==> flow/design.v (excerpt) <==
module axis_uart_v1_0 #(
	parameter integer BAUD_PRESCALER = 10,	 
	parameter integer PARITY = 0, 			 
	parameter integer BYTE_SIZE = 8, 		 
	parameter integer STOP_BITS = 0, 		 
	parameter integer FIFO_DEPTH = 16,		 
	parameter integer FLOW_CONTROL = 1,		 
	parameter integer DYNAMIC_CONFIG = 1	 
)
(
	input wire aclk,
	input wire aresetn,
	input wire [23:0]s_axis_config_tdata,	 
	input wire s_axis_config_tvalid,
	output wire s_axis_config_tready,
	input wire [15:0]s_axis_tdata,
	input wire s_axis_tvalid,
	output wire s_axis_tready,
	output wire [15:0]m_axis_tdata,
	output wire m_axis_tuser,				 
	output wire m_axis_tvalid,
	input wire m_axis_tready,
	output wire tx,
	input wire rx,
	output wire rts,						 
	input wire cts							 
);
Size in the first run: about 69 I/O pins, ~0.036 sq mm of cells after synthesis.
Settings: LEC_CHECK=0, ABC_AREA=0, CAP_MARGIN=15, CELL_PAD_IN_SITES_GLOBAL_PLACEMENT=3, CORE_MARGIN=8, CORE_UTILIZATION=46, CTS_CLUSTER_DIAMETER=351, GPL_ROUTABILITY_DRIVEN=1, GPL_TIMING_DRIVEN=0, HOLD_SLACK_MARGIN=0.26, MIN_ROUTING_LAYER=met2, PLACE_DENSITY_LB_ADDON=0.16, SETUP_SLACK_MARGIN=0.33, SLEW_MARGIN=40, TNS_END_PERCENT=90; clock period 4.65 ns.
run.sh (not shown) runs the stock make flow with config.mk's settings and CLKGATE_MAP_FILE=.
Then changed:
Settings changed: ABC_AREA 0 to unset, CAP_MARGIN 15 to 20, CELL_PAD_IN_SITES_GLOBAL_PLACEMENT 3 to unset, CORE_MARGIN 8 to 2, CORE_UTILIZATION 46 to 40, CTS_CLUSTER_DIAMETER 351 to unset, GPL_ROUTABILITY_DRIVEN 1 to unset, GPL_TIMING_DRIVEN 0 to unset, HOLD_SLACK_MARGIN 0.26 to unset, MIN_ROUTING_LAYER met2 to unset, PLACE_DENSITY_LB_ADDON 0.16 to unset, SETUP_SLACK_MARGIN 0.33 to unset, SLEW_MARGIN 40 to 20, TNS_END_PERCENT 90 to unset.
Clock period 4.65 ns to 9.21 ns, I/O delays scaled along.
Hold slack is worse by 24 ps.
Worst setup slack is better by 3000 ps.
Clock skew came out higher by 13 ps.
Final area came out lower by 2.4%.
Non-clock buffer count came out lower by 175.
Routed wire length came out lower by 8.9%.
Global-route usage came out lower by 13 points.
Then changed:
Clock period 9.21 ns to 8.0 ns, I/O delays scaled along.
What happened: Routed wire length stays flat. Cell area hardly moves. Total power goes up by about 15%. Combinational power rises by 15%. Final cell count stays flat. Clock power is higher by about 13%. Via count increases by about 0.6%. Area after synthesis stays the same.
Then changed:
Settings changed: CORE_UTILIZATION 40 to 66, MAX_ROUTING_LAYER set to met4, SETUP_SLACK_MARGIN set to 1.56.
Clock period 8.0 ns to 6.48 ns, I/O delays scaled along.
The new run ran to the end with no violations.
Final cell count came out lower by 11%.
Wire length came out lower by 5.1%.
Via count came out higher by 0.54%.
Register-to-register slack is worse by 1800 ps.
Setup slack is worse by 430 ps.
Power came out higher by 18%.
Sequential power came out higher by 23%.
Area after synthesis is unchanged.


axis_uart_v1_0 again, from the RTL that the note above started with.
clock: 4.15 ns
lec_check: 0
abc_area: 0
cap_margin: 20
cell_pad_in_sites_detail_placement: 2
core_aspect_ratio: 0.86
core_margin: 10
core_utilization: 18
gpl_routability_driven: 0
max_routing_layer: met5
min_routing_layer: met2
place_density_lb_addon: 0.14
slew_margin: 20
The first run went through all stages and came out clean.
Next try:
ABC_AREA = unset   (was 0)
CELL_PAD_IN_SITES_DETAIL_PLACEMENT = unset   (was 2)
CORE_ASPECT_RATIO = unset   (was 0.86)
CORE_MARGIN = 2   (was 10)
CORE_UTILIZATION = 64   (was 18)
GPL_ROUTABILITY_DRIVEN = unset   (was 0)
MAX_ROUTING_LAYER = unset   (was met5)
MIN_ROUTING_LAYER = unset   (was met2)
PLACE_DENSITY_LB_ADDON = unset   (was 0.14)
clock period = 4.05 ns   (was 4.15 ns; I/O delays follow)
Effect: Non-clock buffer count went down by 52. First-iteration DRC count falls by about a fifth. Clock skew fell by 0.033 ns.
Next try:
ABC_AREA = 1   (was unset)
CORE_UTILIZATION = 72   (was 64)
CTS_CLUSTER_DIAMETER = 362   (was unset)
clock period = 3.22 ns   (was 4.05 ns; I/O delays follow)
The new run completed with no timing, DRC or antenna violations. Final area hardly moves. Global-route usage grows by 9.7 points. Power grows by a quarter to a third. Worst hold slack improves by 0.043 ns. Area after synthesis shrinks slightly. Clock skew shrinks by 0.0064 ns.
Next try:
ABC_AREA = unset   (was 1)
CAP_MARGIN = 0   (was 20)
CORE_UTILIZATION = 68   (was 72)
CTS_CLUSTER_DIAMETER = 351   (was 362)
CTS_CLUSTER_SIZE = 26   (was unset)
GPL_TIMING_DRIVEN = 1   (was unset)
PLACE_DENSITY_LB_ADDON = 0.04   (was unset)
SETUP_SLACK_MARGIN = 0.59   (was unset)
TNS_END_PERCENT = 30   (was unset)
After rerunning: With this change the flow ran to the end with violations: negative setup slack. Die area rises by 7.3%. Non-clock buffer count rises by 83. Final area rises by 3.0%. Via count falls by 20%. Sequential power barely changes.
Next try:
CAP_MARGIN = 20   (was 0)
CORE_UTILIZATION = 41   (was 68)
CTS_CLUSTER_DIAMETER = unset   (was 351)
CTS_CLUSTER_SIZE = unset   (was 26)
GPL_TIMING_DRIVEN = unset   (was 1)
PLACE_DENSITY_LB_ADDON = unset   (was 0.04)
SETUP_SLACK_MARGIN = unset   (was 0.59)
TNS_END_PERCENT = unset   (was 30)
clock period = 5.79 ns   (was 3.22 ns; I/O delays follow)
Outcome:
- The new run completed with no timing, DRC or antenna violations
- die area rises by 65%
- non-clock buffer count falls by 164
- routed wire length falls by 0.71%
- cell area falls by 2.1%
- total power falls by 38%
Next try:
CORE_UTILIZATION = 64   (was 41)
clock period = 6.48 ns   (was 5.79 ns; I/O delays follow)
Result: Non-clock buffer count goes up by 4; worst setup slack improves by 0.56 ns; sequential power shrinks by roughly a tenth; worst hold slack is about the same; via count rises slightly.


Starting RTL as in the previous note.
// axis_uart_v1_0
module axis_uart_v1_0 #(
	parameter integer BAUD_PRESCALER = 10,	 
	parameter integer PARITY = 0, 			 
	parameter integer BYTE_SIZE = 8, 		 
	parameter integer STOP_BITS = 0, 		 
	parameter integer FIFO_DEPTH = 16,		 
	parameter integer FLOW_CONTROL = 1,		 
	parameter integer DYNAMIC_CONFIG = 1	 
)
(
	input wire aclk,
	input wire aresetn,
	input wire [23:0]s_axis_config_tdata,	 
	input wire s_axis_config_tvalid,
	output wire s_axis_config_tready,
	input wire [15:0]s_axis_tdata,
	input wire s_axis_tvalid,
	output wire s_axis_tready,
	output wire [15:0]m_axis_tdata,
	output wire m_axis_tuser,				 
	output wire m_axis_tvalid,
	input wire m_axis_tready,
	output wire tx,
	input wire rx,
	output wire rts,						 
	input wire cts							 
);
make LEC_CHECK=0 CAP_MARGIN=0 CELL_PAD_IN_SITES_GLOBAL_PLACEMENT=1 CORE_ASPECT_RATIO=1.86 CORE_MARGIN=2 CORE_UTILIZATION=63 CTS_CLUSTER_DIAMETER=302 HOLD_SLACK_MARGIN=0.14 MAX_ROUTING_LAYER=met4 SLEW_MARGIN=20 finish   # period 4.55 ns
Then changed:
CAP_MARGIN = 20   (was 0)
CELL_PAD_IN_SITES_GLOBAL_PLACEMENT = unset   (was 1)
CORE_ASPECT_RATIO = unset   (was 1.86)
CORE_UTILIZATION = 56   (was 63)
CTS_CLUSTER_DIAMETER = unset   (was 302)
HOLD_SLACK_MARGIN = unset   (was 0.14)
MAX_ROUTING_LAYER = unset   (was met4)
clock period = 3.22 ns   (was 4.55 ns; I/O delays follow)
Now the flow finished but fails on negative setup slack.
Area after synthesis does not change.
Non-clock buffer count is higher by 103.
Via count is higher slightly.
Hold slack gains 35 ps.
Routed wire length is lower slightly.
Cell count is higher by a few percent.
Power is higher by well over a third.
Cell area is higher by a few percent.
Synthesized cell count stays the same.
Register-to-register slack loses 740 ps.
Combinational power is higher by well over a third.
Then changed:
CORE_UTILIZATION = 63   (was 56)
MAX_ROUTING_LAYER = met4   (was unset)
clock period = 8.0 ns   (was 3.22 ns; I/O delays follow)
Effect:
- With this change the flow completed with no timing, DRC or antenna violations
- synthesized area is unchanged
- routed wire length came out lower by 0.99%
- worst setup slack gets better by 2600 ps


## job 4105
Starting RTL as in the previous note.
==> flow/config.mk <==
export PLATFORM = sky130hd
export DESIGN_NAME = axis_uart_v1_0
export DESIGN_NICKNAME = axis_uart_v1_0
export VERILOG_FILES = /design/flow/design.v
export SDC_FILE = /design/flow/constraint.sdc
export NUM_CORES = 4
export LEC_CHECK = 0
export ABC_AREA = 1
export CAP_MARGIN = 20
export CORE_MARGIN = 2
export CORE_UTILIZATION = 72
export CTS_CLUSTER_SIZE = 76
export PLACE_DENSITY_LB_ADDON = 0.01
export SLEW_MARGIN = 20
==> flow/constraint.sdc <==
create_clock -name core_clock -period 3.27 [get_ports {aclk}]
set_input_delay 0.6540 -clock core_clock [delete_from_list [all_inputs] [get_ports {aclk}]]
set_output_delay 0.6540 -clock core_clock [all_outputs]
set_load 0.01 [all_outputs]
What the final checks of job 4105 revealed, after a flow that finished every stage, was a layout that fails on setup timing.
Input-level comparison between job 2405 and job 4105:
Settings: setting SETUP_SLACK_MARGIN to 0.82 for the first time; changing PLACE_DENSITY_LB_ADDON from 0.01 to 0.0; removing ABC_AREA (formerly 1); changing CTS_CLUSTER_SIZE from 76 to 40; changing the clock period (ns, I/O delays scaled along) from 3.27 to 3.22.
==> comparison <==
- What the final checks of job 2405 revealed, after a flow that finished every stage, was a layout that fails on setup timing.
- The chip height reported for job 2405 is greater than that of job 4105 by 0.71%.
- Core utilization delta for job 2405 relative to job 4105: 9.5 points higher
- Part of the total power dissipated in the clock network is lower on job 2405
- As far as clock transition at the register clock pins on the worst setup and hold paths after CTS is concerned, job 4105 and job 2405 perform about the same.
- Lower wire length of the first global-routing pass was reported by job 4105, not job 2405.
- Note that the HPWL reported at the end of detailed placement recorded for job 2405 amounts to 0.897 times the value seen in job 4105.
- Taking job 4105 as the reference point, the fraction of standard cell area that is sequential of job 2405 falls by 5.4 points.
- Number of buffers created by CTS (job 2405 vs. job 4105) increases slightly
- The met3 usage in job 2405 sits 0.74 points above the value recorded for job 4105.
Here is what was changed in the inputs of job 1013 compared with job 2405.
Settings: changing CORE_UTILIZATION from 72 to 40; removing SETUP_SLACK_MARGIN (formerly 0.82); removing CTS_CLUSTER_SIZE (formerly 40); removing PLACE_DENSITY_LB_ADDON (formerly 0.0); changing the clock period (ns, I/O delays scaled along) from 3.22 to 5.79.
Findings:
The flow did not stop early for job 1013: all stages ran, and the layout cleared the timing, DRC and antenna checks.
In the metrics for job 2405 and job 1013, the one carrying the lower fraction of area in clock buffers and inverters is job 2405.
Area added between synthesis and finish delta for job 1013 relative to job 2405: 13 points lower
Compared with job 2405, in job 1013 overall fraction of global-route tracks in use dropped 22 points, logic gate share of total power shrank by 9.2 points, design internal power went down 47%.
Higher cell count among job 2405 and job 1013: job 1013
Job 1013 vs. job 2405: height of the chip went up by 76 µm.
Of the two candidates, job 2405 has the worse setup slack and job 1013 the better one.
Clock latency at the later pin of the worst-skew pair of job 2405 is on par with job 1013.
The count of endpoints failing setup in the final report reported for job 1013 is smaller than that of job 2405 by 32.
Job 1013: sequential share of layout area is 4.9 points higher than what job 2405 reported.
The following lists how job 825 was set up differently from job 1013:
Settings: MAX_ROUTING_LAYER: unset -> met4; PLACE_DENSITY_LB_ADDON: unset -> 0.14; the clock period (ns, I/O delays scaled along): 5.79 -> 8.0.
### Flow results
Looking only at minimum setup slack in the final design, and setting everything else aside, the higher value of job 825 and job 1013 goes to job 825.
Against job 1013, job 825 reports a hold slack that is lower.
Largest net degree at the start of global routing delta for job 825 relative to job 1013: 37% lower
Summary of job 825 over job 1013: final non-filler cell area decreased by 0.31% relative to the old numbers; signed area change from the synthesized netlist to the final layout went down 0.35 points; register share of the cell area +0.16 points.
Delta (job 825 minus job 1013): wire length after detailed routing has increased, clock-buffer cell count climbed 1.9%.
Delta (job 825 minus job 1013): number of nets in the final layout did not really move, internal cell power went down, maximum fanout along the worst path went down.


axis_uart_v1_0 again, from the RTL that the note above started with.
==> flow/design.v (excerpt) <==
module axis_uart_v1_0 #(
	parameter integer BAUD_PRESCALER = 10,	 
	parameter integer PARITY = 0, 			 
	parameter integer BYTE_SIZE = 8, 		 
	parameter integer STOP_BITS = 0, 		 
	parameter integer FIFO_DEPTH = 16,		 
	parameter integer FLOW_CONTROL = 1,		 
	parameter integer DYNAMIC_CONFIG = 1	 
)
(
	input wire aclk,
	input wire aresetn,
	input wire [23:0]s_axis_config_tdata,	 
	input wire s_axis_config_tvalid,
	output wire s_axis_config_tready,
	input wire [15:0]s_axis_tdata,
	input wire s_axis_tvalid,
	output wire s_axis_tready,
	output wire [15:0]m_axis_tdata,
	output wire m_axis_tuser,				 
	output wire m_axis_tvalid,
	input wire m_axis_tready,
	output wire tx,
	input wire rx,
	output wire rts,						 
	input wire cts							 
);
Settings: LEC_CHECK=0, ABC_AREA=1, CAP_MARGIN=20, CORE_MARGIN=2, CORE_UTILIZATION=72, CTS_CLUSTER_DIAMETER=393, CTS_CLUSTER_SIZE=17, GPL_ROUTABILITY_DRIVEN=0, HOLD_SLACK_MARGIN=0.29, PLACE_DENSITY_LB_ADDON=0.01, SETUP_SLACK_MARGIN=0.45, SLEW_MARGIN=20; clock period 3.27 ns.
==> next run, changes <==
- ABC_AREA: 1 -> default
- CORE_UTILIZATION: 72 -> 50
- CTS_CLUSTER_DIAMETER: 393 -> default
- CTS_CLUSTER_SIZE: 17 -> default
- GPL_ROUTABILITY_DRIVEN: 0 -> default
- HOLD_SLACK_MARGIN: 0.29 -> default
- PLACE_DENSITY_LB_ADDON: 0.01 -> default
- SETUP_SLACK_MARGIN: 0.45 -> 1.51
- clock period: 3.27 -> 8.0 ns (I/O delays scaled with it)
The changed run ran to the end with no violations.
Clock power decreases by 40%.
Non-clock buffer count decreases by 73.
Global-route usage decreases by 15 points.
Synthesized cell count decreases by 25%.
Setup slack is better by 2.1 ns.
Cell area is about the same.
Clock-buffer cell count increases by 25.
Total power decreases by 58%.
Die area increases by 45%.
Hold slack is worse by 0.013 ns.
==> next run, changes <==
- CORE_UTILIZATION: 50 -> 67
- CTS_CLUSTER_DIAMETER: default -> 331
- CTS_CLUSTER_SIZE: default -> 32
- SETUP_SLACK_MARGIN: 1.51 -> default
- clock period: 8.0 -> 6.48 ns (I/O delays scaled with it)
Sequential share of layout area came out higher by 2.8 points. Final area goes down by 5.2%. Power stays flat. Final cell count went down by 8.7%. Wire length went down by 4.3%.
==> next run, changes <==
- CORE_UTILIZATION: 67 -> 72
- CTS_CLUSTER_DIAMETER: 331 -> default
- CTS_CLUSTER_SIZE: 32 -> default
- PLACE_DENSITY_LB_ADDON: default -> 0.01
- SETUP_SLACK_MARGIN: default -> 0.93
- clock period: 6.48 -> 3.27 ns (I/O delays scaled with it)
Effect:
- This time the run ran to the end with violations: negative setup slack
- sequential power went up by well over a third
- worst setup slack gets worse by 1.7 ns
- clock-buffer cell count goes up by 57
- cell area grows by about a fifth
- core utilization went up by 19 points
- synthesized cell count stays the same
- global-route usage goes up by 9.0 points
- wire length came out higher by well over a third


axis_uart_v1_0 again, from the RTL that the note above started with.
export LEC_CHECK = 0
export ABC_AREA = 0
export CAP_MARGIN = 20
export CELL_PAD_IN_SITES_DETAIL_PLACEMENT = 2
export CORE_ASPECT_RATIO = 0.86
export CORE_MARGIN = 10
export CORE_UTILIZATION = 40
export GPL_ROUTABILITY_DRIVEN = 0
export HOLD_SLACK_MARGIN = 0.07
export MAX_ROUTING_LAYER = met4
export MIN_ROUTING_LAYER = met2
export PLACE_DENSITY_LB_ADDON = 0.14
export SLEW_MARGIN = 20
create_clock -name core_clock -period 4.15 [get_ports {aclk}]
The baseline produced a clean layout.
Edit:
CORE_UTILIZATION = 18   (was 40)
HOLD_SLACK_MARGIN = default   (was 0.07)
After rerunning:
- total power rises by 0.42%
- synthesized area stays the same
- sequential cell count is unchanged
- core utilization falls by 25 points
- clock-buffer cell count rises by 28
- worst setup slack improved by 63 ps
- design area rises by 5.3%
- first-iteration DRC count falls by 55%
Edit:
ABC_AREA = default   (was 0)
CELL_PAD_IN_SITES_DETAIL_PLACEMENT = 1   (was 2)
CORE_ASPECT_RATIO = 0.73   (was 0.86)
CORE_MARGIN = 2   (was 10)
CORE_UTILIZATION = 40   (was 18)
GPL_ROUTABILITY_DRIVEN = default   (was 0)
MIN_ROUTING_LAYER = default   (was met2)
=> The new run went through all stages and came out clean; area after synthesis stays the same; setup slack gets better by 9.3 ps; fmax hardly moves; sequential cell count stays the same; count of clock-buffer cells in the layout shrinks by 14; design area shrinks by 5.9%; synthesized cell count stays the same; total power shrinks by 5.6%; critical path depth shrinks by 1; wire length shrinks by 19%; global-route usage grows by 4.7 points.
Power is estimated from default activity; no workload was simulated.
